==> inputs of run a <==
Design top, start of the top module:
module top (
    input clk,                   
    input mode,                  
    input song,                  
    input plus,                  
    input minus,                 
    input rst,                   
    input set,                   
    input refer,                 
    input player1,               
    input player2,               
    output reg [8:0] rope,       
    output reg [1:0] sel,        
    output reg [1:0] ledr,       
    output reg [1:0] ledg,       
    output reg [1:0] ledb,       
    output reg [3:0] ledop,      
    output reg [7:0] segdata1,   
    output reg [7:0] segdata0,   
    output reg [7:0] seg,        
    output reg [7:0] sel8,       
    output reg ledplayer1,       
    output reg ledplayer2,       
    output reg buzzer,           
    output reg round_indicator_1, 
    output reg round_indicator_2 
);
export LEC_CHECK = 0
export ABC_AREA = 1
export CAP_MARGIN = 20
export CORE_ASPECT_RATIO = 0.8
export CORE_MARGIN = 2
export CORE_UTILIZATION = 72
export CTS_CLUSTER_DIAMETER = 53
export CTS_CLUSTER_SIZE = 42
export PLACE_DENSITY_LB_ADDON = 0.01
export SETUP_SLACK_MARGIN = 1.28
export SLEW_MARGIN = 20
create_clock -name core_clock -period 4.38 [get_ports {clk}]
run.sh (not shown) runs the stock make flow with config.mk's settings and CLKGATE_MAP_FILE=.
==> run b (differences from run a) <==
Settings changed: ABC_AREA 1 to unset, CORE_ASPECT_RATIO 0.8 to unset, CORE_UTILIZATION 72 to 70, CTS_CLUSTER_DIAMETER 53 to unset, CTS_CLUSTER_SIZE 42 to 35, PLACE_DENSITY_LB_ADDON 0.01 to unset, SETUP_SLACK_MARGIN 1.28 to unset.
==> flow/constraint.sdc (replaced) <==
create_clock -name core_clock -period 6.49 [get_ports {clk}]
set_input_delay 1.2980 -clock core_clock [delete_from_list [all_inputs] [get_ports {clk}]]
set_output_delay 1.2980 -clock core_clock [all_outputs]
set_load 0.01 [all_outputs]
==> qor summary <==
	run b	run a
Result of the run	timing/DRC/antenna clean	complete, but fails checks
Violated checks	-	negative setup slack
NonClk Buf Share	0.0217	0.0761
Insertion delay to the later sink of the worst-skew pair	0.64 ns	0.71 ns
Seq/Total Area, Yosys	0.461	0.455
H-tree depth	3	2
Sequential Power Share	0.460	0.401
Routed WL per cell	17.3 µm	21.0 µm
Non-clock inverters	291	811
Met2 routed wirelength	51.0 mm	69.8 mm
Proportion of cell area spent on the clock network	0.0554	0.0372
Final worst-path cycle share	0.935	1.10
Die boundary width	264 µm	293 µm
Number of standard cells in the final layout excluding fillers	6051	7225
Cell area after layout	52600 µm²	58100 µm²
And+or+nand+nor area frac	0.180	0.221
AND-OR/OR-AND Cells, Area Fraction	0.141	0.113

========
==> inputs of v28 <==
top again, from the RTL that the note above started with.
make LEC_CHECK=0 CAP_MARGIN=20 CORE_MARGIN=2 CORE_UTILIZATION=72 CTS_CLUSTER_SIZE=35 PLACE_DENSITY=0.7 SETUP_SLACK_MARGIN=1.7 SLEW_MARGIN=20 finish   # period 6.49 ns
==> v6: changes against v28 <==
--- a/flow/config.mk
+++ b/flow/config.mk
@@ -10,5 +10,4 @@
 export CORE_UTILIZATION = 72
-export CTS_CLUSTER_SIZE = 35
-export PLACE_DENSITY = 0.7
-export SETUP_SLACK_MARGIN = 1.7
+export CTS_CLUSTER_SIZE = 36
+export SETUP_SLACK_MARGIN = 0.8
 export SLEW_MARGIN = 20
==> flow/constraint.sdc (replaced) <==
create_clock -name core_clock -period 5.09 [get_ports {clk}]
set_input_delay 1.0180 -clock core_clock [delete_from_list [all_inputs] [get_ports {clk}]]
set_output_delay 1.0180 -clock core_clock [all_outputs]
set_load 0.01 [all_outputs]
==> v7: changes against v28 <==
--- a/flow/config.mk
+++ b/flow/config.mk
@@ -9,6 +9,4 @@
 export CORE_MARGIN = 2
-export CORE_UTILIZATION = 72
-export CTS_CLUSTER_SIZE = 35
-export PLACE_DENSITY = 0.7
-export SETUP_SLACK_MARGIN = 1.7
+export CORE_UTILIZATION = 58
+export PLACE_DENSITY = 0.6
 export SLEW_MARGIN = 20
==> flow/constraint.sdc (replaced) <==
create_clock -name core_clock -period 5.35 [get_ports {clk}]
set_input_delay 1.0700 -clock core_clock [delete_from_list [all_inputs] [get_ports {clk}]]
set_output_delay 1.0700 -clock core_clock [all_outputs]
set_load 0.01 [all_outputs]
==> qor summary <==
item	v7	v28	v6
Result of the run	finished clean	finished clean	failed layout checks
Layout check failures	-	-	negative setup slack
Vias per cell	5.66	6.12	6.07
Min-Delay Startpoint	sec_plus_debounce.key_rst	sec_minus_debounce.key_rst	set_debounce.key_rst
Net load switching power	0.00698 W	0.00584 W	0.00741 W
Final std cells w/o fill	6341	6095	6173
Min Hold Slack	363 ps	350 ps	366 ps
Global-route track usage on met3	3.40%	4.20%	4.59%
Overall fraction of global-route tracks in use	24.5%	31.8%	31.8%
Maximum number of pins on one net before global-route repair	92	91	106
Tap Cells	1060	864	864
Sequential cell area share	40.5%	40.9%	40.4%
Die outline height	290 um	261 um	261 um
Min setup slack post-route	185 ps	1070 ps	-231 ps
Path length in cells of the critical path	26	29	28
F_max	194 MHz	184 MHz	188 MHz
Power is estimated from default activity; no workload was simulated.
